==> flow/design.v <==
`timescale 1ns/1ps
  module sbox(
    input [63:0] x0, x1, x2, x3, x4,
    output [63:0] sl0, sl1, sl2, sl3, sl4
    );
            assign sl0 = (x4 & x1) ^ x3 ^ (x2 & x1) ^ x2 ^ (x1 & x0) ^ x1 ^ x0;      
            assign sl1 = x4 ^ (x3 & x2) ^ (x3 & x1) ^ x3 ^ x2 ^ x1 ^ x0 ^ (x2 & x1);
            assign sl2 = (x4 & x3) ^ x4 ^ x2 ^ x1 ^ 64'hffffffffffffffff;               
            assign sl3 = (x4 & x0) ^ (x3 & x0) ^ x4 ^ x3 ^ x2 ^x1 ^ x0;                 
            assign sl4 = (x4 & x1) ^ x4 ^ x3 ^ (x1 & x0) ^ x1;                          
        endmodule
`timescale 1ns / 1ps
module linear_sub(
        input [63:0] x0, x1, x2, x3, x4,
    output [63:0] o0, o1, o2, o3, o4
    );
    assign o0 = x0 ^ ((x0 >> 19) | ((x0 & (1<<19)-1) << (64-19))) ^ ((x0 >> 28) | ((x0 & (1<<28)-1) << (64-28)));
    assign o1 = x1 ^ ((x1 >> 61) | ((x1 & (1<<61)-1) << (64-61))) ^ ((x1 >> 39) | ((x1 & (1<<39)-1) << (64-39)));
    assign o2 = x2 ^ ((x2 >> 1)  | ((x2 & (1<<1)-1) << (64-1)))   ^ ((x2 >> 6)  | ((x2 & (1<<6)-1)  << (64-6)));
    assign o3 = x3 ^ ((x3 >> 10) | ((x3 & (1<<10)-1) << (64-10))) ^ ((x3 >> 17) | ((x3 & (1<<17)-1) << (64-17)));
    assign o4 = x4 ^ ((x4 >> 7)  | ((x4 & (1<<7)-1) << (64-7)))   ^ ((x4 >> 41) | ((x4 & (1<<41)-1) << (64-41)));
endmodule
module RND_Const(
    input  [63:0] x2_in,
    input  [3:0]  rnd,
    input [3:0] rnds,
    output [63:0] x2_out
);
reg [63:0] out_buf;
reg [7:0] rc;
assign x2_out = out_buf;
always @(*) begin
    if(rnds==6)
        rc = 8'h96 - rnd*8'h0F;
    else if(rnds==8)
        rc = 8'hB4 - rnd*8'h0F;
    else
        rc = 8'hF0 - rnd*8'h0F;
    out_buf = x2_in ^ {56'd0, rc};
end
endmodule
`timescale 1ns / 1ps
module Perm(
    input clk,
    input [319:0] S,
    input start,
    input [3:0]rnd_type,
    output reg finish,
    output reg [319:0] S_out
    );
    wire [63:0] x0,x1,x2,x3,x4;
    reg [63:0] x0_t,x1_t,x2_t,x3_t,x4_t;
    reg [3:0] rnd_total,rnd_no;
    always@(posedge clk)begin
    if(start==1)begin
    {x0_t,x1_t,x2_t,x3_t,x4_t}<=S;
    rnd_total<=rnd_type;
    rnd_no<=0;
    finish<=0;
    end
    else if(start!=1 && rnd_no<rnd_total) begin
    x0_t <= x0;
    x1_t <= x1;
    x2_t <= x2;
    x3_t <= x3;
    x4_t <= x4;
    rnd_no<=rnd_no+1;
    end
    else if(rnd_no==rnd_total)begin
    finish<=1;
    S_out<={x0_t,x1_t,x2_t,x3_t,x4_t};
    end
    end
    wire [63:0]a1;
    RND_Const  L1(.rnds(rnd_total),.x2_in(x2_t),.rnd(rnd_no),.x2_out(a1));
    wire [63:0] b0,b1,b2,b3,b4;
    sbox L2(.x0(x0_t),.x1(x1_t),.x2(a1),.x3(x3_t),.x4(x4_t),
            .sl0(b0),.sl1(b1),.sl2(b2),.sl3(b3),.sl4(b4));
    linear_sub L3(.x0(b0),.x1(b1),.x2(b2),.x3(b3),.x4(b4),
            .o0(x0),.o1(x1),.o2(x2),.o3(x3),.o4(x4));
 endmodule           
`timescale 1ns / 1ps
module initialization(
    input [127:0]key,
    input [127:0]nonce,
    input clk,
    input rst,
    input start,
    output reg finish,
    output reg [319:0] state
 );
   reg [319:0]S;
   wire[319:0] perm_out;
   reg [2:0]layer;
   reg perm_start;
   wire perm_done;
   localparam [63:0] IV= 64'h00001000808c0001;
   localparam [3:0] rnd= 4'd12;
   localparam Idle=2'd0;
   localparam Permu=2'd1;
   localparam key_xor =2'd2;
   localparam done =2'd3;
   always@(posedge clk)begin
   if(rst) begin
   layer<= Idle;
   perm_start<=0;
   finish<=0;
   end
   else begin
   case(layer)
       Idle: begin
       if(start) begin
       finish<=0;
       S<={IV,key,nonce};
       perm_start <=1'b1;
       layer<=Permu;
       end
       end
       Permu: begin
       perm_start<=0;
       if(perm_done && !perm_start)begin
       layer<=key_xor;
       S<=perm_out;
       end
       end
       key_xor:begin
       S<=S^{192'b0,key};
       layer<=done;
       end
       done: begin
       state<=S;
       finish<=1;
       layer<=Idle;
       end
       endcase
       end
       end
       Perm P(.clk(clk),.S(S),.start(perm_start),.rnd_type(rnd),.finish(perm_done),.S_out(perm_out));
endmodule
==> flow/run.sh <==
#!/bin/bash
# the make line also repeats each setting of config.mk as NAME=value (left out here)
make -C /OpenROAD-flow-scripts/flow DESIGN_CONFIG=/design/flow/config.mk WORK_HOME=/design/flow/orfs CLKGATE_MAP_FILE= finish
==> flow/config.mk <==
export PLATFORM = sky130hd
export DESIGN_NAME = initialization
export DESIGN_NICKNAME = initialization
export VERILOG_FILES = /design/flow/design.v
export SDC_FILE = /design/flow/constraint.sdc
export NUM_CORES = 4
export LEC_CHECK = 0
export ABC_AREA = 1
export CAP_MARGIN = 20
export CORE_MARGIN = 2
export CORE_UTILIZATION = 72
export CTS_CLUSTER_DIAMETER = 398
export CTS_CLUSTER_SIZE = 100
export SETUP_SLACK_MARGIN = 0.41
export SLEW_MARGIN = 20
==> flow/constraint.sdc <==
create_clock -name core_clock -period 1.78 [get_ports {clk}]
set_input_delay 0.3560 -clock core_clock [delete_from_list [all_inputs] [get_ports {clk}]]
set_output_delay 0.3560 -clock core_clock [all_outputs]
set_load 0.01 [all_outputs]
==> job_summary.md, run 1 <==
### Metrics collected by this job

| Metric | Value |
|---|---|
| Status | `stopped before the end` |
| Failing step | `4_1_cts` |
| Err | `[ERROR DPL-0038] Utilization greater than 100%, impossible to legalize` |
| Xor/xnor share | `12.7%` |
| Max-area cell share | `60.5%` |
| AND/OR/NAND/NOR Cells, Area Fraction | `12.5%` |
| Std cell rows | `108` |
| Syn_area_per_cell | `10.9 um^2` |
| Ao+oa area frac | `under 10%` |
| Yosys top cell by area | `edfxtp_1` |
| Yosys Instances | `5825` |
| Die X | `301 um` |
| Dominant kind of combinational cell | `XOR/XNOR gates` |
| Synth cell types | `55` |
| Count of input and output buffers | `579` |
| Post-synth net total | `6106` |
| Cell area leaders | `edfxtp_1, nand2_1, xor2_1, xnor2_1, o21ai_0` |
| Syn Std Cell Area | `63500 um^2` |
| Core Region | `87200 um^2` |
| Top_reg_cell synth | `edfxtp_1` |
| YS warnings | `3` |
| Cell Area, Placed | `81200 um^2` |
| Mux frac, synth | `0%` |
| Die Ht | `301 um` |
| Hpwl dp | `227 mm` |
| I/O pins | `between 500 and 600` |
| Post-Synth Adder-Cell Area | `less than 1%` |
| Yosys Chip Area | `63500 um^2` |
| Post-synth top cells | `nand2_1, edfxtp_1, inv_1` |
| Register area share after synthesis | `60.8%` |
| Fp util | `between 70% and 80%` |
| Flip-flops with a built-in enable | `1280` |
| Gpl congestion | `1.25` |
| Synth flops | `1291` |
| Async S/R FF share, synth | `0%` |
| Most frequent cell after synthesis | `nand2_1` |
| Die area | `90600 um^2` |
| Post-Syn Instances | `about 5800` |
## metrics by stage
stage | setup slack (ps) | instances
after floorplan | -5520 | 5825
after global placement | -1650 | 8710
after detailed placement | -1890 | 8710
==> run 2, diff against run 1 <==
Settings changed: ABC_AREA 1 to 0, CORE_ASPECT_RATIO set to 1.07, CORE_UTILIZATION 72 to 25, CTS_CLUSTER_DIAMETER 398 to not set, CTS_CLUSTER_SIZE 100 to not set, MAX_ROUTING_LAYER set to met4, MIN_ROUTING_LAYER set to met2, SETUP_SLACK_MARGIN 0.41 to -0.22, TNS_END_PERCENT set to 95.
Clock period 1.78 ns to 3.08 ns, I/O delays scaled along.
==> job_summary.md, run 2 <==
## Implementation flow summary

| Metric | Value |
|---|---|
| H-Tree Depth | `4` |
| Most frequent cell after synthesis | `edfxtp_1` |
| Crit path max-delay family | `adder cells` |
| Register area share after synthesis | `62.8% (+1.9 points)` |
| Drt total wl | `280 mm` |
| I/O pins | `580 (unchanged)` |
| Vias in the first global route | `around 61000` |
| Syn_area_per_cell | `13.9 um^2 (+27%)` |
| Die area | `250000 um^2 (+180%)` |
| Yosys top cell by area | `edfxtp_1` |
| CTS Sinks | `~1300` |
| FF-to-FF Start | `P.rnd_no[1]$_SDFFE_PP0P_` |
| Fin Clk Skew | `approximately 73 ps` |
| Layout Check Failures | `negative setup slack` |
| Slew HR | `about a quarter` |
| Worst-margin pin slew | `1140 ps` |
| CTS root buf | `clkbuf_16` |
| Routed Antenna Nets | `0` |
| CTS tree | `built` |
| Post-synth net total | `4720 (-23%)` |
| Buf/Inv on CP | `5` |
| Fin. max-slew vios | `0` |
| R2R Path End | `P.x1_t[28]$_DFFE_PN_` |
| Die X | `484 um (+61%)` |
| Cell area leaders | `edfxtp_1, xnor2_1, xor2_1, mux2_2, nand2_1` |
| Post-synth top cells | `edfxtp_1, xnor2_1, nand2_1` |
| Hpwl dp | `208 mm (-8.4%)` |
| Number of warnings in the stage logs | `about 55` |
| Post-Synth Adder-Cell Area | `0.471% (+0.014 points)` |
| Clk pin slew, worst setup/hold paths | `70 ps` |
| WP depth | `14` |
| Flip-flops with a built-in enable | `1280 (unchanged)` |
| Critical Path End Type | `flop` |
| CP startpoint kind | `flop` |
| Flop2flop setup slack | `-470 ps` |
| Count of input and output buffers | `579 (unchanged)` |
| Synth cell types | `41 (-25%)` |
| AND/OR/NAND/NOR Cells, Area Fraction | `6.97% (-5.6 points)` |
| CP startpoint | `P.rnd_no[1]$_SDFFE_PP0P_` |
| Grt total ovfl | `0` |
| Std cell rows | `188 (+74%)` |
| Core Region | `245000 um^2 (+180%)` |
| YS warnings | `3 (unchanged)` |
| Post-Syn Instances | `4439 (-24%)` |
| Fin crit share | `115%` |
| Vias | `55782` |
| WP data required | `3690 ps` |
| Achievable frequency | `roughly 0.28 GHz` |
| Mux frac, synth | `4.13% (+4.1 points)` |
| Sum Neg Setup Slack | `-14310 ps` |
| Hold Path End | `S[32]$_DFFE_PP_` |
| Clk Latency, worst-skew pair | `880 ps` |
| Gpl congestion | `1.10 (-12%)` |
| Yosys Chip Area | `61600 um^2 (-3.1%)` |
| Vias per Instance | `between 6 and 7` |
| Slowest stage delay, CP | `around 480 ps` |
| Final setup violation count | `45` |
| First-pass GRT wire length | `368 mm` |
| Crit path cell chain | `inv_1 -> fa_1 -> ha_1 -> inv_2 -> ha_4 -> fa_2 -> xnor2_4 -> mux2i_4 -> xnor2_4 -> buf_4 -> buf_6 -> buf_4 -> xnor2_2 -> o21ai_1` |
| CP Class | `reg2reg` |
| Clock Tree Buf Depth | `3` |
| Place WS | `-742 ps (+1150 ps)` |
| Xor/xnor share | `19.2% (+6.4 points)` |
| Slowest stage cell, crit path | `fa_2` |
| Fp util | `25.1% (-48 points)` |
| Final worst slack | `-474 ps` |
| WL/cell | `31.5 um` |
| Largest net degree at the start of global routing | `170` |
| Top_reg_cell synth | `edfxtp_1` |
| Ao+oa area frac | `5.49% (-3.6 points)` |
| Initial antenna violation count | `0` |
| R2r worst-path depth | `14` |
| Min Tclk post-route | `3550 ps` |
| Async S/R FF share, synth | `0% (unchanged)` |
| Max-area cell share | `62.4% (+1.9 points)` |
| Synth flops | `1291 (unchanged)` |
| RSZ-0062 raised after global routing | `yes` |
| TritonRoute pass-1 iters | `9` |
| Initial DRC count | `10715` |
| Syn Std Cell Area | `61600 um^2 (-3.1%)` |
| Die Ht | `517 um (+72%)` |
| Layout Nets | `5783` |
| Status | `complete, but fails checks` |
| Final Hold Vio Count | `0` |
| CTS buffer count | `150` |
| Area Growth Syn to Fin | `31.3%` |
| Crit path to | `P.x1_t[28]$_DFFE_PN_` |
| HP Class | `in2reg` |
| DRC Markers | `0` |
| Worst-path fanout max | `3` |
| Max cap viols | `0` |
| Yosys Instances | `4439 (-24%)` |
| Crit path DAT | `4160 ps` |
| Gr usage total | `34.5%` |
| Hold path depth | `3` |
| HP Start | `nonce[32]` |
| Dominant kind of combinational cell | `XOR/XNOR gates` |
[run 2: final cells by class]
type,count,area [um^2]
multi-input combinational,2991,23100
sequential,1291,38700
timing repair buffer,1051,9880
fill,24274,164000
tap,3230,4040
clock buffer,170,3880
clock inverter,100,1150
antenna,47,118
inverter,17,63.8
[run 2: metrics by stage]
step	util, %	hold WS (ps)	instance area [um^2]	cells
3_3_place_gp	30.7	443	75100	8569
3_5_place_dp	30.7	449	75100	8569
4_1_cts	32.8	353	80400	8840
2_1_floorplan	-	420	61700	4439
5_1_grt	33.0	416	80800	8850
6_report	33.0	406	80900	8897
[run 2: metal layers]
layer	share of wire, %	GRT usage, %	up-vias
met3	47	48.5	1690
met2	46	36.3	18154
li1	-	-	17959
met1	0	-	17979
met5	0	-	-
met4	7.6	6.90	0
[run 2: timing repair]
item | 4_1_cts | 5_1_grt
buffers inserted | 3 | 11
hold buffers | 0 | 0
endpoints found under the setup margin | 44 | 50
resized | 43 | 44
pin swaps | 35 | 22
==> run 3, diff against run 2 <==
Settings changed: ABC_AREA 0 to not set, CORE_ASPECT_RATIO 1.07 to not set, CORE_UTILIZATION 25 to 70, CTS_CLUSTER_SIZE set to 37, MAX_ROUTING_LAYER met4 to not set, MIN_ROUTING_LAYER met2 to not set, SETUP_SLACK_MARGIN -0.22 to not set, TNS_END_PERCENT 95 to not set.
Clock period 3.08 ns to 3.39 ns, I/O delays scaled along.
==> job_summary.md, run 3 <==
## Implementation flow summary

| Metric | Value |
|---|---|
| GR Util met2 | `77.4% (+41 points)` |
| Slowest stage cell, crit path | `fa_2` |
| Min Tclk post-route | `3480 ps (-73.7 ps)` |
| Most frequent cell after synthesis | `edfxtp_1` |
| TritonRoute pass-1 iters | `10 (+1)` |
| Layout Nets | `5560 (-3.9%)` |
| Die Ht | `301 um (-42%)` |
| WP data required | `3900 ps (+210 ps)` |
| Routed Antenna Nets | `0 (unchanged)` |
| Vias | `45880 (-18%)` |
| Crit path DAT | `3990 ps (-170 ps)` |
| Initial antenna violation count | `22 (+22)` |
| Post-Synth Adder-Cell Area | `0.471% (unchanged)` |
| Worst-margin pin slew | `1340 ps (+203 ps)` |
| Mux frac, synth | `4.13% (unchanged)` |
| Max-area cell share | `62.4% (unchanged)` |
| DRC Markers | `0 (unchanged)` |
| Hold path depth | `0 (-3)` |
| CTS Sinks | `1291 (unchanged)` |
| Met3 GRT Util | `19.2% (-29 points)` |
| YS warnings | `3 (unchanged)` |
| Worst-path fanout max | `3 (unchanged)` |
| Post-synth top cells | `edfxtp_1, xnor2_1, nand2_1` |
| Cell area leaders | `edfxtp_1, xnor2_1, xor2_1, mux2_2, nand2_1` |
| Synth cell types | `41 (unchanged)` |
| Hpwl dp | `158 mm (-24%)` |
| GRT busiest layer | `met2` |
| R2r worst-path depth | `14 (unchanged)` |
| Final worst slack | `-90.2 ps (+384 ps)` |
| Flip-flops with a built-in enable | `1280 (unchanged)` |
| Max cap viols | `0 (unchanged)` |
| Post-route cell area | `75200 um^2 (-7.0%)` |
| Die X | `301 um (-38%)` |
| Register area share after synthesis | `62.8% (unchanged)` |
| CP startpoint | `P.rnd_no[1]$_SDFFE_PP0P_` |
| Critical Path End Type | `flop` |
| HP Class | `reg2reg` |
| Top_reg_cell synth | `edfxtp_1` |
| Post-synth net total | `4720 (unchanged)` |
| Met1 Use GR | `63.1% (+63 points)` |
| Synth flops | `1291 (unchanged)` |
| Hold Path End | `state[204]$_DFFE_PP_` |
| Layout Check Failures | `negative setup slack` |
| Placed cells | `6295 (-27%)` |
| Post-layout util | `86.5% (+53 points)` |
| Status | `complete, but fails checks` |
| Drt total wl | `237 mm (-15%)` |
| Async S/R FF share, synth | `0% (unchanged)` |
| Count of input and output buffers | `579 (unchanged)` |
| Crit path cell chain | `inv_2 -> fa_2 -> ha_4 -> inv_2 -> ha_4 -> fa_2 -> xnor2_2 -> buf_6 -> buf_4 -> xor2_4 -> xnor2_2 -> buf_4 -> xnor2_1 -> mux2_2` |
| Cell Area, Placed | `70600 um^2 (-6.0%)` |
| Gpl congestion | `1.07 (-3.0%)` |
| Fin Clk Skew | `35.6 ps (-37.8 ps)` |
| First-pass GRT wire length | `328 mm (-11%)` |
| Largest net degree at the start of global routing | `196 (+15%)` |
| Xor/xnor share | `19.2% (unchanged)` |
| CTS tree | `built` |
| WP depth | `14 (unchanged)` |
| Gr usage total | `52.2% (+18 points)` |
| H-Tree Depth | `4 (unchanged)` |
| Fin crit share | `103% (-13 points)` |
| Fin. max-slew vios | `0 (unchanged)` |
| Crit path to | `P.x2_t[2]$_DFFE_PN_` |
| Final setup violation count | `6 (-87%)` |
| Syn Std Cell Area | `61600 um^2 (unchanged)` |
| RSZ-0062 raised after global routing | `yes` |
| CP Class | `reg2reg` |
| Number of warnings in the stage logs | `59 (+7.3%)` |
| CTS buffer count | `131 (-13%)` |
| Clk Latency, worst-skew pair | `780 ps (-100 ps)` |
| Dominant kind of combinational cell | `XOR/XNOR gates` |
| Post-Syn Instances | `4439 (unchanged)` |
| Clock Tree Buf Depth | `3 (unchanged)` |
| Grt total ovfl | `0 (unchanged)` |
| CP startpoint kind | `flop` |
| Slowest stage delay, CP | `580 ps (+100 ps)` |
| Buf/Inv on CP | `5 (unchanged)` |
| Achievable frequency | `0.287 GHz (+2.1%)` |
| Sum Neg Setup Slack | `-336 ps (+13970 ps)` |
| Std cell rows | `108 (-43%)` |
| Syn_area_per_cell | `13.9 um^2 (unchanged)` |
| Core Region | `87000 um^2 (-64%)` |
| Slew HR | `10.1% (-14 points)` |
| Yosys top cell by area | `edfxtp_1` |
| Fp util | `70.8% (+46 points)` |
| Final Hold Vio Count | `0 (unchanged)` |
| Clk pin slew, worst setup/hold paths | `70 ps (about the same)` |
| R2R Path End | `P.x2_t[2]$_DFFE_PN_` |
| Vias per Instance | `7.00 (+12%)` |
| Flop2flop setup slack | `-90 ps (+380 ps)` |
| Die area | `90400 um^2 (-64%)` |
| Crit path max-delay family | `adder cells` |
| HP Start | `S[204]$_DFFE_PP_` |
| Vias in the first global route | `44084 (-27%)` |
| Post-Layout Cell Count | `6555 (-26%)` |
| AND/OR/NAND/NOR Cells, Area Fraction | `6.97% (unchanged)` |
| Ao+oa area frac | `5.49% (unchanged)` |
| Yosys Chip Area | `61600 um^2 (unchanged)` |
| WL/cell | `36.2 um (+15%)` |
| Yosys Instances | `4439 (unchanged)` |
| FF-to-FF Start | `P.rnd_no[1]$_SDFFE_PP0P_` |
| Area Growth Syn to Fin | `22.1%` |
| I/O pins | `580 (unchanged)` |
| Initial DRC count | `8926 (-17%)` |
| CTS root buf | `clkbuf_16` |
==> run 3: per-layer routing <==
metal / vias to the layer above / wire, um
li1: 17533 / -
met4: 20 / 22700
met2: 5269 / 103000
met1: 21748 / 72900
met5: - / 173
met3: 1310 / 38400
==> run 3: timing repair <==
action,CTS,global route
gates resized,23,35
endpoints found under the setup margin,39,38
hold buffers,0,0
setup buffers,0,5
pin swaps,18,12
==> run 3: final cells by class <==
class | count | area (um^2)
antenna | 14 | 35.0
clock buffer | 165 | 3560
clock inverter | 75 | 634
fill | 3682 | 11800
inverter | 17 | 71.3
multi-input combinational | 2991 | 22700
sequential | 1291 | 38700
tap | 1155 | 1450
timing repair buffer | 847 | 8110
==> run 3: stage by stage <==
step	hold WS (ps)	setup WS (ps)
floorplan	420	-14340
global placement	432	-269
detailed placement	433	-317
CTS	454	-137
global route	454	-178
finish	458	-90.2
==> run 4, diff against run 3 <==
Settings changed: CELL_PAD_IN_SITES_DETAIL_PLACEMENT set to 0, CORE_ASPECT_RATIO set to 0.72, CORE_UTILIZATION 70 to 72, CTS_CLUSTER_DIAMETER set to 170, CTS_CLUSTER_SIZE 37 to 33, PLACE_DENSITY set to 0.65, SETUP_SLACK_MARGIN set to 0.75.
Clock period 3.39 ns to 3.0 ns, I/O delays scaled along.
==> job_summary.md, run 4 <==
### Metrics collected by this job

| Metric | Value |
|---|---|
| Status | `stopped before the end` |
| Failing step | `5_1_grt` |
| Die X | `349 um (+16%)` |
| Cell area leaders | `edfxtp_1, xnor2_1, xor2_1, mux2_2, nand2_1` |
| Yosys Chip Area | `61600 um^2 (unchanged)` |
| Flip-flops with a built-in enable | `1280 (unchanged)` |
| Fp util | `73.1% (+2.3 points)` |
| Gpl congestion | `1.12 (+4.4%)` |
| Die area | `87900 um^2 (-2.7%)` |
| Hpwl dp | `168 mm (+6.3%)` |
| Core Region | `84200 um^2 (-3.2%)` |
| I/O pins | `580 (unchanged)` |
| Top_reg_cell synth | `edfxtp_1` |
| Async S/R FF share, synth | `0% (unchanged)` |
| CTS root buf | `clkbuf_16` |
| Syn Std Cell Area | `61600 um^2 (unchanged)` |
| Register area share after synthesis | `62.8% (unchanged)` |
| CTS buffer count | `45 (-66%)` |
| Dominant kind of combinational cell | `XOR/XNOR gates` |
| Hold buffers post-CTS | `0 (unchanged)` |
| Xor/xnor share | `19.2% (unchanged)` |
| Count of input and output buffers | `579 (unchanged)` |
| Ao+oa area frac | `5.49% (unchanged)` |
| Post-synth top cells | `edfxtp_1, xnor2_1, nand2_1` |
| H-Tree Depth | `2 (-2)` |
| AND/OR/NAND/NOR Cells, Area Fraction | `6.97% (unchanged)` |
| Yosys top cell by area | `edfxtp_1` |
| Yosys Instances | `4439 (unchanged)` |
| Post-synth net total | `4720 (unchanged)` |
| Synth cell types | `41 (unchanged)` |
| Cell Area, Placed | `71500 um^2 (+1.3%)` |
| Mux frac, synth | `4.13% (unchanged)` |
| Clock Tree Buf Depth | `3 (unchanged)` |
| Synth flops | `1291 (unchanged)` |
| Most frequent cell after synthesis | `edfxtp_1` |
| Syn_area_per_cell | `13.9 um^2 (unchanged)` |
| CTS Sinks | `1291 (unchanged)` |
| Std cell rows | `90 (-17%)` |
| Placed cells | `6358 (+1.0%)` |
| Die Ht | `252 um (-16%)` |
| Place WS | `-737 ps (-420 ps)` |
| YS warnings | `3 (unchanged)` |
| Post-Synth Adder-Cell Area | `0.471% (unchanged)` |
| Post-Syn Instances | `4439 (unchanged)` |
| Max-area cell share | `62.4% (unchanged)` |
==> run 4: stage by stage <==
stage	setup TNS (ps)
2_1_floorplan	-
4_1_cts	-14860
3_5_place_dp	-24740
3_3_place_gp	-24170
==> run 4: timing repair <==
item / 4_1_cts
gates resized: 288
setup endpoints to repair: 437
setup buffers: 129
pin swaps: 79
cloned: 1
endpoints found under the hold margin: 0
==> run 5, diff against run 4 <==
Settings changed: ABC_AREA set to 0, CAP_MARGIN 20 to 15, CELL_PAD_IN_SITES_DETAIL_PLACEMENT 0 to 2, CELL_PAD_IN_SITES_GLOBAL_PLACEMENT set to 2, CORE_ASPECT_RATIO 0.72 to 1.33, CORE_MARGIN 2 to 7, CORE_UTILIZATION 72 to 68, CTS_CLUSTER_DIAMETER 170 to 159, CTS_CLUSTER_SIZE 33 to 31, HOLD_SLACK_MARGIN set to 0.04, MAX_ROUTING_LAYER set to met4, PLACE_DENSITY 0.65 to 0.44, SETUP_SLACK_MARGIN 0.75 to 1.04, SLEW_MARGIN 20 to 40, TNS_END_PERCENT set to 25.
Clock period 3.0 ns to 6.01 ns, I/O delays scaled along.
==> job_summary.md, run 5 <==
### Metrics collected by this job

| Metric | Value |
|---|---|
| Failing step | `3_1_place_gp_skip_io` |
| Yosys Chip Area | `61600 um^2 (unchanged)` |
| Register area share after synthesis | `62.8% (unchanged)` |
| Err | `[ERROR GPL-0301] Utilization 101.735 % exceeds 100%.` |
| Die X | `275 um (-21%)` |
| Post-synth top cells | `edfxtp_1, xnor2_1, nand2_1` |
| Status | `stopped before the end` |
| Max-area cell share | `62.4% (unchanged)` |
| Synth flops | `1291 (unchanged)` |
| Flip-flops with a built-in enable | `1280 (unchanged)` |
| Syn_area_per_cell | `13.9 um^2 (unchanged)` |
| Yosys Instances | `4439 (unchanged)` |
| Yosys top cell by area | `edfxtp_1` |
| AND/OR/NAND/NOR Cells, Area Fraction | `6.97% (unchanged)` |
| Post-Synth Adder-Cell Area | `0.471% (unchanged)` |
| Ao+oa area frac | `5.49% (unchanged)` |
| Async S/R FF share, synth | `0% (unchanged)` |
| Std cell rows | `127 (+41%)` |
| YS warnings | `3 (unchanged)` |
| Fp util | `68.5% (-4.6 points)` |
| Xor/xnor share | `19.2% (unchanged)` |
| Cell area leaders | `edfxtp_1, xnor2_1, xor2_1, mux2_2, nand2_1` |
| Die Ht | `361 um (+43%)` |
| Most frequent cell after synthesis | `edfxtp_1` |
| Syn Std Cell Area | `61600 um^2 (unchanged)` |
| Die area | `99300 um^2 (+13%)` |
| Post-Syn Instances | `4439 (unchanged)` |
| Synth cell types | `41 (unchanged)` |
| Dominant kind of combinational cell | `XOR/XNOR gates` |
| Top_reg_cell synth | `edfxtp_1` |
| Post-synth net total | `4720 (unchanged)` |
| Mux frac, synth | `4.13% (unchanged)` |
| Core Region | `89900 um^2 (+6.8%)` |
==> run 6, diff against run 5 <==
Settings changed: ABC_AREA 0 to 1, CAP_MARGIN 15 to 20, CELL_PAD_IN_SITES_DETAIL_PLACEMENT 2 to not set, CELL_PAD_IN_SITES_GLOBAL_PLACEMENT 2 to not set, CORE_ASPECT_RATIO 1.33 to not set, CORE_MARGIN 7 to 2, CORE_UTILIZATION 68 to 72, CTS_CLUSTER_DIAMETER 159 to not set, CTS_CLUSTER_SIZE 31 to not set, HOLD_SLACK_MARGIN 0.04 to not set, MAX_ROUTING_LAYER met4 to not set, PLACE_DENSITY 0.44 to not set, SETUP_SLACK_MARGIN 1.04 to 0.11, SLEW_MARGIN 40 to 20, TNS_END_PERCENT 25 to not set.
Clock period 6.01 ns to 1.78 ns, I/O delays scaled along.
==> job_summary.md, run 6 <==
### Metrics collected by this job

| Metric | Value |
|---|---|
| Async S/R FF share, synth | `0% (unchanged)` |
| Die area | `90600 um^2 (-8.7%)` |
| Mux frac, synth | `0% (-4.1 points)` |
| Flip-flops with a built-in enable | `1280 (unchanged)` |
| Most frequent cell after synthesis | `nand2_1` |
| Hpwl dp | `approximately 230 mm` |
| Err | `[ERROR DPL-0038] Utilization greater than 100%, impossible to legalize` |
| Synth flops | `1291 (unchanged)` |
| Post-Syn Instances | `5825 (+31%)` |
| Syn Std Cell Area | `63500 um^2 (+3.1%)` |
| Cell area leaders | `edfxtp_1, nand2_1, xor2_1, xnor2_1, o21ai_0` |
| AND/OR/NAND/NOR Cells, Area Fraction | `12.5% (+5.6 points)` |
| Xor/xnor share | `12.7% (-6.4 points)` |
| Std cell rows | `108 (-15%)` |
| Core Region | `87200 um^2 (-3.1%)` |
| Max-area cell share | `60.5% (-1.9 points)` |
| Dominant kind of combinational cell | `XOR/XNOR gates` |
| Gpl congestion | `1.25` |
| Count of input and output buffers | `579` |
| Failing step | `4_1_cts` |
| Post-Synth Adder-Cell Area | `0.457% (-0.014 points)` |
| Fp util | `72.9% (+4.4 points)` |
| YS warnings | `3 (unchanged)` |
| Yosys top cell by area | `edfxtp_1` |
| Top_reg_cell synth | `edfxtp_1` |
| Syn_area_per_cell | `10.9 um^2 (-21%)` |
| Cell Area, Placed | `just over 80000 um^2` |
| Yosys Chip Area | `63500 um^2 (+3.1%)` |
| Register area share after synthesis | `60.8% (-1.9 points)` |
| I/O pins | `~580` |
| Die Ht | `301 um (-17%)` |
| Ao+oa area frac | `9.07% (+3.6 points)` |
| Yosys Instances | `5825 (+31%)` |
| Place WS | `-1890 ps` |
| Post-synth top cells | `nand2_1, edfxtp_1, inv_1` |
| Die X | `301 um (+9.5%)` |
| Status | `stopped before the end` |
| Post-synth net total | `6106 (+29%)` |
| Synth cell types | `55 (+34%)` |
## run 6: per-stage QoR
| stage | TNS [ps] | cells |
|---|---|---|
| 2_1_floorplan | -5292160 | 5825 |
| 3_3_place_gp | -401320 | 8710 |
| 3_5_place_dp | -538110 | 8710 |
==> run 7, diff against run 6 <==
Settings changed: CTS_CLUSTER_DIAMETER set to 389, CTS_CLUSTER_SIZE set to 96, SETUP_SLACK_MARGIN 0.11 to 0.54.
==> job_summary.md, run 7 <==
### Metrics collected by this job

| Metric | Value |
|---|---|
| Register area share after synthesis | `60.8% (unchanged)` |
| Yosys Instances | `5825 (unchanged)` |
| Die Ht | `301 um (unchanged)` |
| Std cell rows | `108 (unchanged)` |
| Failing step | `4_1_cts` |
| Ao+oa area frac | `9.07% (unchanged)` |
| Max-area cell share | `60.5% (unchanged)` |
| Xor/xnor share | `12.7% (unchanged)` |
| Fp util | `72.9% (unchanged)` |
| Most frequent cell after synthesis | `nand2_1` |
| Core Region | `87200 um^2 (unchanged)` |
| Count of input and output buffers | `579 (unchanged)` |
| Post-synth top cells | `nand2_1, edfxtp_1, inv_1` |
| I/O pins | `580 (unchanged)` |
| Die X | `301 um (unchanged)` |
| Hpwl dp | `227 mm (unchanged)` |
| Top_reg_cell synth | `edfxtp_1` |
| Yosys top cell by area | `edfxtp_1` |
| Async S/R FF share, synth | `0% (unchanged)` |
| YS warnings | `3 (unchanged)` |
| Yosys Chip Area | `63500 um^2 (unchanged)` |
| Synth flops | `1291 (unchanged)` |
| Gpl congestion | `1.25 (unchanged)` |
| Synth cell types | `55 (unchanged)` |
| Placed cells | `8710 (unchanged)` |
| Post-synth net total | `6106 (unchanged)` |
| Syn Std Cell Area | `63500 um^2 (unchanged)` |
| AND/OR/NAND/NOR Cells, Area Fraction | `12.5% (unchanged)` |
| Dominant kind of combinational cell | `XOR/XNOR gates` |
| Err | `[ERROR DPL-0038] Utilization greater than 100%, impossible to legalize` |
| Post-Synth Adder-Cell Area | `0.457% (unchanged)` |
| Status | `stopped before the end` |
| Mux frac, synth | `0% (unchanged)` |
| Die area | `90600 um^2 (unchanged)` |
| Post-Syn Instances | `5825 (unchanged)` |
| Cell area leaders | `edfxtp_1, nand2_1, xor2_1, xnor2_1, o21ai_0` |
| Syn_area_per_cell | `10.9 um^2 (unchanged)` |
| Cell Area, Placed | `81200 um^2 (unchanged)` |
| Flip-flops with a built-in enable | `1280 (unchanged)` |
run 7: metrics by stage:
stage               hold WS, ps  setup slack, ps
floorplan                   425            -5520
global placement            431            -1650
detailed placement          435            -1890
==> run 8, diff against run 7 <==
Settings changed: CTS_CLUSTER_DIAMETER 389 to 398, CTS_CLUSTER_SIZE 96 to 100, SETUP_SLACK_MARGIN 0.54 to 0.4.
==> job_summary.md, run 8 <==
### Metrics collected by this job

| Metric | Value |
|---|---|
| Max-area cell share | `60.5% (unchanged)` |
| Post-synth top cells | `nand2_1, edfxtp_1, inv_1` |
| Post-Synth Adder-Cell Area | `0.457% (unchanged)` |
| Async S/R FF share, synth | `0% (unchanged)` |
| Synth flops | `1291 (unchanged)` |
| Yosys Chip Area | `63500 um^2 (unchanged)` |
| Post-Syn Instances | `5825 (unchanged)` |
| Count of input and output buffers | `579 (unchanged)` |
| Ao+oa area frac | `9.07% (unchanged)` |
| I/O pins | `580 (unchanged)` |
| Register area share after synthesis | `60.8% (unchanged)` |
| Most frequent cell after synthesis | `nand2_1` |
| Fp util | `72.9% (unchanged)` |
| Hpwl dp | `227 mm (unchanged)` |
| Syn_area_per_cell | `10.9 um^2 (unchanged)` |
| Die Ht | `301 um (unchanged)` |
| Failing step | `4_1_cts` |
| Die X | `301 um (unchanged)` |
| Die area | `90600 um^2 (unchanged)` |
| Mux frac, synth | `0% (unchanged)` |
| Place WS | `-1890 ps (unchanged)` |
| Syn Std Cell Area | `63500 um^2 (unchanged)` |
| YS warnings | `3 (unchanged)` |
| Top_reg_cell synth | `edfxtp_1` |
| Core Region | `87200 um^2 (unchanged)` |
| Gpl congestion | `1.25 (unchanged)` |
| Yosys Instances | `5825 (unchanged)` |
| Flip-flops with a built-in enable | `1280 (unchanged)` |
| Status | `stopped before the end` |
| Cell area leaders | `edfxtp_1, nand2_1, xor2_1, xnor2_1, o21ai_0` |
| Xor/xnor share | `12.7% (unchanged)` |
| Dominant kind of combinational cell | `XOR/XNOR gates` |
| Yosys top cell by area | `edfxtp_1` |
| Err | `[ERROR DPL-0038] Utilization greater than 100%, impossible to legalize` |
| Synth cell types | `55 (unchanged)` |
| Post-synth net total | `6106 (unchanged)` |
| Std cell rows | `108 (unchanged)` |
| AND/OR/NAND/NOR Cells, Area Fraction | `12.5% (unchanged)` |
[run 8: per-stage QoR]
stage | instances | cell area (um^2) | util (%) | setup TNS, ps
floorplan | 5825 | 63600 | - | -5292160
global placement | 8710 | 81200 | 93.1 | -401320
detailed placement | 8710 | 81200 | 93.1 | -538110
==> run 9, diff against run 8 <==
Settings changed: ABC_AREA 1 to not set, CORE_UTILIZATION 72 to 61, CTS_CLUSTER_DIAMETER 398 to 372, CTS_CLUSTER_SIZE 100 to 15, SETUP_SLACK_MARGIN 0.4 to not set.
Clock period 1.78 ns to 2.62 ns, I/O delays scaled along.
==> job_summary.md, run 9 <==
## Implementation flow summary

| Metric | Value |
|---|---|
| Drt total wl | `between 200 and 250 mm` |
| Slowest stage delay, CP | `560 ps` |
| AND/OR/NAND/NOR Cells, Area Fraction | `6.97% (-5.6 points)` |
| Vias in the first global route | `just over 40000` |
| WP data required | `3100 ps` |
| FF-to-FF Start | `P.rnd_no[1]$_SDFFE_PP0P_` |
| Clk Latency, worst-skew pair | `730 ps` |
| Yosys top cell by area | `edfxtp_1` |
| Post-layout util | `76.6%` |
| CTS tree | `built` |
| Async S/R FF share, synth | `0% (unchanged)` |
| Gr usage total | `41.5%` |
| Post-Synth Adder-Cell Area | `0.471% (+0.014 points)` |
| Register area share after synthesis | `62.8% (+1.9 points)` |
| Core Region | `100000 um^2 (+15%)` |
| Flop2flop setup slack | `-880 ps` |
| H-Tree Depth | `3` |
| GR Util met2 | `63.9%` |
| Layout Nets | `5822` |
| Die area | `104000 um^2 (+14%)` |
| Ao+oa area frac | `5.49% (-3.6 points)` |
| Initial DRC count | `6417` |
| Post-route cell area | `approximately 77000 um^2` |
| Std cell rows | `116 (+7.4%)` |
| Final setup violation count | `52` |
| Grt total ovfl | `0` |
| CP startpoint | `P.rnd_no[1]$_SDFFE_PP0P_` |
| Yosys Instances | `4439 (-24%)` |
| CTS buffer count | `96` |
| Gpl congestion | `1.04 (-17%)` |
| TritonRoute pass-1 iters | `5` |
| Slew HR | `between 10% and 20%` |
| Routed Antenna Nets | `0` |
| Xor/xnor share | `19.2% (+6.4 points)` |
| Crit path DAT | `3980 ps` |
| Worst-path fanout max | `3` |
| Critical Path End Type | `flop` |
| Status | `complete, but fails checks` |
| Top_reg_cell synth | `edfxtp_1` |
| R2r worst-path depth | `14` |
| Fin. max-slew vios | `0` |
| YS warnings | `3 (unchanged)` |
| Dominant kind of combinational cell | `XOR/XNOR gates` |
| Cell Area, Placed | `73200 um^2 (-9.8%)` |
| Post-Syn Instances | `4439 (-24%)` |
| Crit path max-delay family | `adder cells` |
| Mux frac, synth | `4.13% (+4.1 points)` |
| Met3 GRT Util | `8.60%` |
| HP Class | `reg2reg` |
| Slowest stage cell, crit path | `fa_2` |
| Max cap viols | `0` |
| WL/cell | `31.4 um` |
| Most frequent cell after synthesis | `edfxtp_1` |
| Syn Std Cell Area | `61600 um^2 (-3.1%)` |
| Max-area cell share | `62.4% (+1.9 points)` |
| Final Hold Vio Count | `0` |
| Fin crit share | `134%` |
| Die Ht | `322 um (+6.9%)` |
| Final worst slack | `-881 ps` |
| Synth cell types | `41 (-25%)` |
| Min Tclk post-route | `about 3500 ps` |
| Sum Neg Setup Slack | `-32440 ps` |
| Layout Check Failures | `negative setup slack` |
| Yosys Chip Area | `61600 um^2 (-3.1%)` |
| Buf/Inv on CP | `5` |
| Fp util | `61.5% (-11 points)` |
| GRT busiest layer | `met2` |
| First-pass GRT wire length | `299 mm` |
| Number of warnings in the stage logs | `52` |
| Place WS | `-1140 ps (+754 ps)` |
| CTS root buf | `clkbuf_16` |
| Vias per Instance | `6.24` |
| Hold Path End | `state[211]$_DFFE_PP_` |
| Met1 Use GR | `55.9%` |
| Worst-margin pin slew | `1210 ps` |
| Die X | `322 um (+6.9%)` |
| Synth flops | `1291 (unchanged)` |
| RSZ-0062 raised after global routing | `yes` |
| HP Start | `S[211]$_DFFE_PP_` |
| Flip-flops with a built-in enable | `1280 (unchanged)` |
| CP startpoint kind | `flop` |
| CP Class | `reg2reg` |
| Crit path cell chain | `inv_2 -> fa_1 -> ha_1 -> inv_2 -> ha_4 -> fa_2 -> xnor2_2 -> buf_6 -> buf_6 -> xor2_4 -> xnor2_2 -> buf_4 -> xnor2_1 -> mux2_2` |
| WP depth | `14` |
| Clk pin slew, worst setup/hold paths | `around 80 ps` |
| Vias | `42891` |
| Fin Clk Skew | `around 47 ps` |
| Post-synth net total | `4720 (-23%)` |
| Area Growth Syn to Fin | `24.5%` |
| Count of input and output buffers | `579 (unchanged)` |
| R2R Path End | `P.x2_t[2]$_DFFE_PN_` |
| Hold path depth | `0` |
| CTS Sinks | `1291` |
| Initial antenna violation count | `9` |
| DRC Markers | `0` |
| Crit path to | `P.x2_t[2]$_DFFE_PN_` |
| Post-synth top cells | `edfxtp_1, xnor2_1, nand2_1` |
| I/O pins | `580 (unchanged)` |
| Clock Tree Buf Depth | `3` |
| Achievable frequency | `0.286 GHz` |
| Hpwl dp | `166 mm (-27%)` |
| Cell area leaders | `edfxtp_1, xnor2_1, xor2_1, mux2_2, nand2_1` |
| Syn_area_per_cell | `13.9 um^2 (+27%)` |
| Largest net degree at the start of global routing | `153` |
run 9: per-layer routing:
metal  vias to the layer above  routed length (um)
met4                         8               14000
met3                       559               25300
met5                         -                  47
li1                      17996                   -
met2                      2968               98000
met1                     21360               78900
run 9: cell type report:
class	count	area, um^2
flip-flops and latches	1291	38700
fillers	6236	23400
multi-input cells	2991	23100
repair buffers	1144	10700
clock buffers	124	2510
well taps	1298	1620
clock inverters	8	100
inverters	17	66.3
diodes	3	7.51
run 9: per-stage QoR:
stage	std cells	hold slack, ps
detailed placement	6725	445
floorplan	4439	420
finish	6876	457
global route	6873	474
CTS	6873	449
global placement	6725	440
run 9: repair_timing:
action / 4_1_cts / 5_1_grt
endpoints found under the setup margin: 60 / 67
gates cloned: 0 / 0
resized: 111 / 30
buffers inserted: 19 / 5
pin swaps: 72 / 35
hold buffers: 0 / 0
==> run 10, diff against run 9 <==
Settings changed: CORE_UTILIZATION 61 to 65, CTS_CLUSTER_DIAMETER 372 to not set, CTS_CLUSTER_SIZE 15 to not set.
Clock period 2.62 ns to 4.12 ns, I/O delays scaled along.
==> job_summary.md, run 10 <==
## Implementation flow summary

| Metric | Value |
|---|---|
| Core Region | `93600 um^2 (-6.5%)` |
| Reg area | `38700 um^2 (about the same)` |
| TritonRoute pass-1 iters | `8 (+3)` |
| CP startpoint | `P.rnd_no[1]$_SDFFE_PP0P_` |
| CTS root buf | `clkbuf_16` |
| Routed Antenna Nets | `0 (unchanged)` |
| Hold Path End | `state[148]$_DFFE_PP_` |
| H-Tree Depth | `4 (+1)` |
| Register area share after synthesis | `62.8% (unchanged)` |
| YS warnings | `3 (unchanged)` |
| Die area | `97200 um^2 (-6.1%)` |
| Largest net degree at the start of global routing | `190 (+24%)` |
| RSZ-0062 raised after global routing | `no` |
| WL/cell | `33.6 um (+6.8%)` |
| Post-Synth Adder-Cell Area | `0.471% (unchanged)` |
| Crit path to | `P.x2_t[6]$_DFFE_PN_` |
| Clk pin slew, worst setup/hold paths | `60 ps (-20 ps)` |
| CTS Sinks | `1291 (unchanged)` |
| Post-synth top cells | `edfxtp_1, xnor2_1, nand2_1` |
| Post-Syn Instances | `4439 (unchanged)` |
| CP startpoint kind | `flop` |
| R2R Path End | `P.x2_t[6]$_DFFE_PN_` |
| Final Hold Vio Count | `0 (unchanged)` |
| Layout filler cell count | `5408 (-13%)` |
| WP data required | `4630 ps (+1530 ps)` |
| Cell Area, Placed | `69600 um^2 (-5.0%)` |
| Async S/R FF share, synth | `0% (unchanged)` |
| Die X | `312 um (-3.1%)` |
| Die Ht | `312 um (-3.1%)` |
| HP Start | `S[148]$_DFFE_PP_` |
| Grt total ovfl | `0 (unchanged)` |
| Drt total wl | `218 mm (+0.81%)` |
| Slew HR | `15.4% (-3.1 points)` |
| Top_reg_cell synth | `edfxtp_1` |
| FF-to-FF Start | `P.rnd_no[1]$_SDFFE_PP0P_` |
| Initial DRC count | `7111 (+11%)` |
| Slowest stage cell, crit path | `xnor3_1` |
| Cell area leaders | `edfxtp_1, xnor2_1, xor2_1, mux2_2, nand2_1` |
| First-pass GRT wire length | `302 mm (+0.84%)` |
| Critical Path End Type | `flop` |
| Dominant kind of combinational cell | `XOR/XNOR gates` |
| Initial antenna violation count | `23 (+14)` |
| Post-CTS sizing | `0 (-100%)` |
| Mux frac, synth | `4.13% (unchanged)` |
| Hold buffers post-CTS | `0 (unchanged)` |
| R2r worst-path depth | `12 (-2)` |
| Final setup violation count | `0 (-100%)` |
| Crit path max-delay family | `adder cells` |
| Max cap viols | `0 (unchanged)` |
| Gr usage total | `44.3% (+2.8 points)` |
| Ao+oa area frac | `5.49% (unchanged)` |
| Count of input and output buffers | `579 (unchanged)` |
| HP Class | `reg2reg` |
| Hold path depth | `0 (unchanged)` |
| Most frequent cell after synthesis | `edfxtp_1` |
| I/O pins | `580 (unchanged)` |
| CTS buffer count | `133 (+39%)` |
| Gpl congestion | `1.05 (+1.1%)` |
| Status | `no timing/DRC/antenna violations` |
| CP Class | `reg2reg` |
| Std cell rows | `112 (-3.4%)` |
| Slowest stage delay, CP | `550 ps (about the same)` |
| CTS tree | `built` |
| Flop2flop setup slack | `140 ps (+1020 ps)` |
| Worst-margin pin slew | `1260 ps (+46.5 ps)` |
| Max-area cell share | `62.4% (unchanged)` |
| Fin. max-slew vios | `0 (unchanged)` |
| Logic area | `22400 um^2 (-2.8%)` |
| Buf/Inv on CP | `2 (-3)` |
| Crit path cell chain | `inv_1 -> fa_1 -> ha_1 -> inv_1 -> ha_1 -> fa_1 -> a21o_1 -> a21oi_2 -> xnor3_1 -> xnor2_2 -> xnor2_1 -> mux2_2` |
| Min Tclk post-route | `3980 ps (+484 ps)` |
| Yosys top cell by area | `edfxtp_1` |
| Layout Nets | `5408 (-7.1%)` |
| Setup Fix Bufs, Post-CTS | `0 (-19)` |
| Number of warnings in the stage logs | `53 (+1.9%)` |
| Post-layout util | `78.9% (+2.3 points)` |
| DRC Markers | `0 (unchanged)` |
| Syn_area_per_cell | `13.9 um^2 (unchanged)` |
| Synth flops | `1291 (unchanged)` |
| Post-Layout Cell Count | `6488 (-5.6%)` |
| Hpwl dp | `158 mm (-4.3%)` |
| Syn Std Cell Area | `61600 um^2 (unchanged)` |
| Yosys Chip Area | `61600 um^2 (unchanged)` |
| Final hold slack | `452 ps (-5.09 ps)` |
| Worst-path fanout max | `5 (+2)` |
| Fin Clk Skew | `29.3 ps (-18.0 ps)` |
| Vias per Instance | `6.52 (+4.5%)` |
| Post-synth net total | `4720 (unchanged)` |
| Placed cells | `6246 (-7.1%)` |
| WP depth | `12 (-2)` |
| Fin crit share | `96.7% (-37 points)` |
| AND/OR/NAND/NOR Cells, Area Fraction | `6.97% (unchanged)` |
| Vias | `42282 (-1.4%)` |
| Vias in the first global route | `40399 (-0.71%)` |
| Xor/xnor share | `19.2% (unchanged)` |
| Fp util | `65.8% (+4.3 points)` |
| Flip-flops with a built-in enable | `1280 (unchanged)` |
| Sum Neg Setup Slack | `0 ps (+32440 ps)` |
| Area Growth Syn to Fin | `20.0%` |
| Synth cell types | `41 (unchanged)` |
| Post-route cell area | `73900 um^2 (-3.7%)` |
| Crit path DAT | `4490 ps (+510 ps)` |
| Achievable frequency | `0.251 GHz (-12%)` |
| Clk Latency, worst-skew pair | `770 ps (+40 ps)` |
| Clock Tree Buf Depth | `3 (unchanged)` |
| Yosys Instances | `4439 (unchanged)` |
## run 10: metal layers
layer | vias up | GRT usage (%) | wire [um]
met1 | 20794 | 57.1 | 74900
met2 | 3542 | 67.3 | 98400
met4 | 18 | 26.3 | 15400
met3 | 701 | 12.4 | 29100
met5 | - | 0.494 | 180
li1 | 17227 | - | -
## run 10: cell type report
type	instances	area share, %
sequential	1291	52.3
multi-input combinational	2991	30.3
timing repair buffer	693	9.29
clock buffer	169	4.91
tap	1254	2.12
clock inverter	66	0.916
inverter	17	0.0965
antenna	7	0.0237
## run 10: metrics by stage
step	worst slack, ps
final	136
after global routing	38.2
after CTS	170
after detailed placement	209
after global placement	198
after floorplan	-13610
==> run 11, diff against run 10 <==
Settings changed: CORE_UTILIZATION 65 to 55.
Clock period 4.12 ns to 4.25 ns, I/O delays scaled along.
==> job_summary.md, run 11 <==
## Implementation flow summary

| Metric | Value |
|---|---|
| Routed Antenna Nets | `0 (unchanged)` |
| Post-Syn Instances | `4439 (unchanged)` |
| Top_reg_cell synth | `edfxtp_1` |
| Synth cell types | `41 (unchanged)` |
| Die area | `115000 um^2 (+18%)` |
| Flip-flops with a built-in enable | `1280 (unchanged)` |
| Buf/Inv on CP | `2 (unchanged)` |
| Fin. max-slew vios | `0 (unchanged)` |
| Final worst slack | `300 ps (+164 ps)` |
| YS warnings | `3 (unchanged)` |
| Die X | `339 um (+8.6%)` |
| Async S/R FF share, synth | `0% (unchanged)` |
| Layout filler cell count | `8138 (+50%)` |
| CP startpoint | `P.rnd_no[1]$_SDFFE_PP0P_` |
| CTS root buf | `clkbuf_16` |
| Cell Area, Placed | `70000 um^2 (+0.61%)` |
| CP startpoint kind | `flop` |
| Register area share after synthesis | `62.8% (unchanged)` |
| WP data required | `4710 ps (+80 ps)` |
| Post-route cell area | `74300 um^2 (+0.58%)` |
| Core Region | `111000 um^2 (+18%)` |
| R2R Path End | `P.x2_t[4]$_DFFE_PN_` |
| Mux frac, synth | `4.13% (unchanged)` |
| CTS buffer count | `139 (+4.5%)` |
| HP Start | `S[158]$_DFFE_PP_` |
| Yosys top cell by area | `edfxtp_1` |
| Max-area cell share | `62.4% (unchanged)` |
| Post-CTS sizing | `0 (unchanged)` |
| Number of warnings in the stage logs | `56 (+5.7%)` |
| Min Tclk post-route | `3950 ps (-34.1 ps)` |
| Final setup violation count | `0 (unchanged)` |
| Fp util | `55.6% (-10 points)` |
| Syn Std Cell Area | `61600 um^2 (unchanged)` |
| Synth flops | `1291 (unchanged)` |
| DRC Markers | `0 (unchanged)` |
| Grt total ovfl | `0 (unchanged)` |
| Crit path max-delay family | `adder cells` |
| Vias per Instance | `6.03 (-7.5%)` |
| Crit path to | `P.x2_t[4]$_DFFE_PN_` |
| CP Class | `reg2reg` |
| Std cell rows | `122 (+8.9%)` |
| Yosys Instances | `4439 (unchanged)` |
| Achievable frequency | `0.253 GHz (+0.86%)` |
| Worst-path fanout max | `5 (unchanged)` |
| Area Growth Syn to Fin | `20.7%` |
| Initial antenna violation count | `21 (-8.7%)` |
| Fin crit share | `92.9% (-3.8 points)` |
| Fin Clk Skew | `29.7 ps (+0.315 ps)` |
| Largest net degree at the start of global routing | `169 (-11%)` |
| Crit path DAT | `4410 ps (-80 ps)` |
| Hpwl dp | `163 mm (+2.9%)` |
| Max cap viols | `0 (unchanged)` |
| AND/OR/NAND/NOR Cells, Area Fraction | `6.97% (unchanged)` |
| CTS tree | `built` |
| Post-layout util | `67.1% (-12 points)` |
| Setup Fix Bufs, Post-CTS | `0 (unchanged)` |
| Dominant kind of combinational cell | `XOR/XNOR gates` |
| Slowest stage cell, crit path | `fa_1` |
| Slowest stage delay, CP | `510 ps (-40 ps)` |
| Initial DRC count | `5432 (-24%)` |
| Gpl congestion | `1.02 (-2.5%)` |
| Ao+oa area frac | `5.49% (unchanged)` |
| Crit path cell chain | `inv_1 -> fa_1 -> ha_1 -> inv_1 -> ha_1 -> fa_1 -> xnor3_2 -> xnor2_2 -> xnor2_2 -> xor2_1 -> xnor2_1 -> o21ai_0` |
| Hold Path End | `state[158]$_DFFE_PP_` |
| Post-synth net total | `4720 (unchanged)` |
| Post-Synth Adder-Cell Area | `0.471% (unchanged)` |
| Place WS | `373 ps (+163 ps)` |
| RSZ-0062 raised after global routing | `no` |
| Flop2flop setup slack | `300 ps (+160 ps)` |
| Most frequent cell after synthesis | `edfxtp_1` |
| Status | `no timing/DRC/antenna violations` |
| Syn_area_per_cell | `13.9 um^2 (unchanged)` |
| Clk pin slew, worst setup/hold paths | `60 ps (about the same)` |
| First-pass GRT wire length | `298 mm (-1.4%)` |
| Count of input and output buffers | `579 (unchanged)` |
| Top routing layer used | `met5` |
| R2r worst-path depth | `12 (unchanged)` |
| Layout Nets | `5421 (+0.24%)` |
| Die Ht | `339 um (+8.6%)` |
| Slew HR | `12.6% (-2.8 points)` |
| Met2 wire length | `97.4 mm (-0.95%)` |
| Yosys Chip Area | `61600 um^2 (unchanged)` |
| Post-synth top cells | `edfxtp_1, xnor2_1, nand2_1` |
| CTS Sinks | `1291 (unchanged)` |
| Xor/xnor share | `19.2% (unchanged)` |
| Clk Latency, worst-skew pair | `760 ps (about the same)` |
| Final Hold Vio Count | `0 (unchanged)` |
| Cell area leaders | `edfxtp_1, xnor2_1, xor2_1, mux2_2, nand2_1` |
| HP Class | `reg2reg` |
| Vias | `40631 (-3.9%)` |
| Critical Path End Type | `flop` |
| FF-to-FF Start | `P.rnd_no[1]$_SDFFE_PP0P_` |
| Hold path depth | `0 (unchanged)` |
| Routed met3 length | `23.0 mm (-21%)` |
| Hold buffers post-CTS | `0 (unchanged)` |
| WP depth | `12 (unchanged)` |
| Vias in the first global route | `38211 (-5.4%)` |
| Met1 Routed Length | `83.6 mm (+11%)` |
| Drt total wl | `216 mm (-0.89%)` |
| I/O pins | `580 (unchanged)` |
| Worst-margin pin slew | `1300 ps (+42.2 ps)` |
| H-Tree Depth | `4 (unchanged)` |
| TritonRoute pass-1 iters | `7 (-1)` |
| Clock Tree Buf Depth | `3 (unchanged)` |
| WL/cell | `32.1 um (-4.6%)` |
| Gr usage total | `37.2% (-7.1 points)` |
run 11: per-layer routing:
metal,vias to the layer above,global-route usage (%)
li1,17270,-
met1,20279,51.2
met2,2559,56.5
met3,503,7.76
met4,20,18.1
met5,-,0
run 11: final cells by class:
class | count | area (um^2) | area share [%]
Inverter | 17 | 71.3 | 0.0959
Tap cell | 1488 | 1860 | 2.50
Clock buffer | 181 | 3720 | 5.01
Sequential cell | 1291 | 38700 | 52.0
Clock inverter | 66 | 584 | 0.786
Antenna cell | 4 | 10.0 | 0.0135
Multi-Input combinational cell | 2991 | 22400 | 30.2
Timing Repair Buffer | 700 | 6980 | 9.39
run 11: metrics by stage:
step	hold slack [ps]	TNS, ps	instances
after floorplan	420	-5756240	4439
after CTS	447	0	6734
after global placement	425	0	6487
final	446	0	6738
after global routing	452	0	6735
after detailed placement	431	0	6487
==> run 12, diff against run 11 <==
Settings changed: CAP_MARGIN 20 to 5, CORE_ASPECT_RATIO set to 0.72, CORE_UTILIZATION 55 to 72, CTS_CLUSTER_SIZE set to 37, HOLD_SLACK_MARGIN set to 0.3, PLACE_DENSITY_LB_ADDON set to 0.0, SETUP_SLACK_MARGIN set to 1.09.
Clock period 4.25 ns to 4.53 ns, I/O delays scaled along.
==> job_summary.md, run 12 <==
## Implementation flow summary

| Metric | Value |
|---|---|
| Status | `no timing/DRC/antenna violations` |
| Fin. max-slew vios | `0 (unchanged)` |
| Std cell rows | `90 (-26%)` |
| Gr usage total | `52.6% (+15 points)` |
| Clk pin slew, worst setup/hold paths | `70 ps (about the same)` |
| AND/OR/NAND/NOR Cells, Area Fraction | `6.97% (unchanged)` |
| DRC Markers | `0 (unchanged)` |
| Hpwl dp | `156 mm (-4.2%)` |
| Mux frac, synth | `4.13% (unchanged)` |
| Sum Neg Setup Slack | `0 ps (unchanged)` |
| Grt total ovfl | `0 (unchanged)` |
| Register area share after synthesis | `62.8% (unchanged)` |
| Xor/xnor share | `19.2% (unchanged)` |
| Initial DRC count | `10337 (+90%)` |
| Initial antenna violation count | `26 (+24%)` |
| Slowest stage cell, crit path | `fa_2` |
| CP startpoint kind | `flop` |
| Die area | `87900 um^2 (-23%)` |
| Ao+oa area frac | `5.49% (unchanged)` |
| Routed Antenna Nets | `0 (unchanged)` |
| Fin crit share | `77.4% (-16 points)` |
| Yosys Instances | `4439 (unchanged)` |
| Most frequent cell after synthesis | `edfxtp_1` |
| Worst-margin pin slew | `1420 ps (+121 ps)` |
| Yosys Chip Area | `61600 um^2 (unchanged)` |
| Final hold slack | `465 ps (+18.4 ps)` |
| CP Class | `reg2reg` |
| YS warnings | `3 (unchanged)` |
| Final setup violation count | `0 (unchanged)` |
| RSZ-0062 raised after global routing | `yes` |
| Post-synth net total | `4720 (unchanged)` |
| Largest net degree at the start of global routing | `206 (+22%)` |
| Fp util | `73.1% (+18 points)` |
| Fin Clk Skew | `51.3 ps (+21.7 ps)` |
| Syn_area_per_cell | `13.9 um^2 (unchanged)` |
| WP data required | `4960 ps (+250 ps)` |
| Async S/R FF share, synth | `0% (unchanged)` |
| Gpl congestion | `1.08 (+5.9%)` |
| Hold path depth | `0 (unchanged)` |
| Dominant kind of combinational cell | `XOR/XNOR gates` |
| Post-Syn Instances | `4439 (unchanged)` |
| HP Start | `S[231]$_DFFE_PP_` |
| Final Hold Vio Count | `0 (unchanged)` |
| CTS root buf | `clkbuf_16` |
| CTS tree | `built` |
| R2r worst-path depth | `15 (+3)` |
| HP Class | `reg2reg` |
| Hold Path End | `state[231]$_DFFE_PP_` |
| Syn Std Cell Area | `61600 um^2 (unchanged)` |
| Layout Nets | `5349 (-1.3%)` |
| Critical Path Most Common Cell | `xnor2_2` |
| Drt total wl | `239 mm (+11%)` |
| Die X | `349 um (+3.0%)` |
| Area Growth Syn to Fin | `19.3%` |
| Synth flops | `1291 (unchanged)` |
| Yosys top cell by area | `edfxtp_1` |
| Cell Area, Placed | `69000 um^2 (-1.4%)` |
| Core Region | `84200 um^2 (-24%)` |
| Post-route cell area | `73500 um^2 (-1.2%)` |
| Vias in the first global route | `42999 (+13%)` |
| FF-to-FF Start | `P.rnd_no[2]$_SDFFE_PP0P_` |
| Die Ht | `252 um (-26%)` |
| Achievable frequency | `0.285 GHz (+13%)` |
| Crit path cell chain | `inv_6 -> fa_2 -> ha_4 -> inv_2 -> ha_4 -> fa_2 -> xnor2_2 -> buf_6 -> buf_4 -> xnor2_2 -> o21ai_2 -> xor2_1 -> buf_4 -> xnor2_2 -> o21ai_0` |
| WP depth | `15 (+3)` |
| Min Tclk post-route | `3500 ps (-446 ps)` |
| WL/cell | `38.0 um (+19%)` |
| Slowest stage delay, CP | `450 ps (-60 ps)` |
| CTS buffer count | `115 (-17%)` |
| Max-area cell share | `62.4% (unchanged)` |
| I/O pins | `580 (unchanged)` |
| Layout filler cell count | `3332 (-59%)` |
| Flip-flops with a built-in enable | `1280 (unchanged)` |
| Post-Synth Adder-Cell Area | `0.471% (unchanged)` |
| Slew HR | `4.47% (-8.1 points)` |
| Worst-path fanout max | `4 (-1)` |
| R2R Path End | `P.x0_t[48]$_DFFE_PN_` |
| Buf/Inv on CP | `5 (+3)` |
| Clock Tree Buf Depth | `3 (unchanged)` |
| Top_reg_cell synth | `edfxtp_1` |
| Count of input and output buffers | `579 (unchanged)` |
| Crit path to | `P.x0_t[48]$_DFFE_PN_` |
| Vias per Instance | `7.33 (+22%)` |
| Number of warnings in the stage logs | `68 (+21%)` |
| Max cap viols | `0 (unchanged)` |
| Critical Path End Type | `flop` |
| Crit path max-delay family | `adder cells` |
| Crit path DAT | `3940 ps (-470 ps)` |
| CTS Sinks | `1291 (unchanged)` |
| CP startpoint | `P.rnd_no[2]$_SDFFE_PP0P_` |
| Synth cell types | `41 (unchanged)` |
| TritonRoute pass-1 iters | `7 (unchanged)` |
| Flop2flop setup slack | `1030 ps (+730 ps)` |
| Vias | `46031 (+13%)` |
| Clk Latency, worst-skew pair | `760 ps (about the same)` |
| Post-synth top cells | `edfxtp_1, xnor2_1, nand2_1` |
| Cell area leaders | `edfxtp_1, xnor2_1, xor2_1, mux2_2, nand2_1` |
| First-pass GRT wire length | `323 mm (+8.5%)` |
| H-Tree Depth | `3 (-1)` |
-- run 12: what timing repair did --
action / CTS / global route
hold buffers: 0 / 0
resized: 25 / 34
pin swaps: 7 / 16
endpoints found under the setup margin: 42 / 32
hold endpoints to repair: 0 / 0
setup buffers: 5 / 10
-- run 12: area by class of cell --
type / instances / area, um^2 / area share [%]
antenna: 10 / 25.0 / 0.0341
clock buffer: 136 / 3030 / 4.12
clock inverter: 80 / 930 / 1.27
inverter: 17 / 78.8 / 0.107
multi-input combinational: 2991 / 22800 / 31.0
sequential: 1291 / 38700 / 52.6
tap: 1104 / 1380 / 1.88
timing repair buffer: 652 / 6560 / 8.93
-- run 12: metrics by stage --
step           setup slack (ps)  instances  utilization, %
6_report                   1030       6281            87.2
5_1_grt                     934       6273            87.2
4_1_cts                    1050       6261            86.8
3_5_place_dp                493       6040            81.9
3_3_place_gp                507       6040            81.9
2_1_floorplan            -13200       4439               -
-- run 12: per-layer routing --
| metal | global-route usage (%) | vias to the layer above | share of wire [%] |
|---|---|---|---|
| met3 | 23.4 | 1375 | 19 |
| met1 | 66.7 | 21692 | 31 |
| met2 | 75.0 | 5811 | 42 |
| li1 | - | 17119 | - |
| met4 | 31.6 | 34 | 8.3 |
| met5 | 0.938 | - | 0.16 |
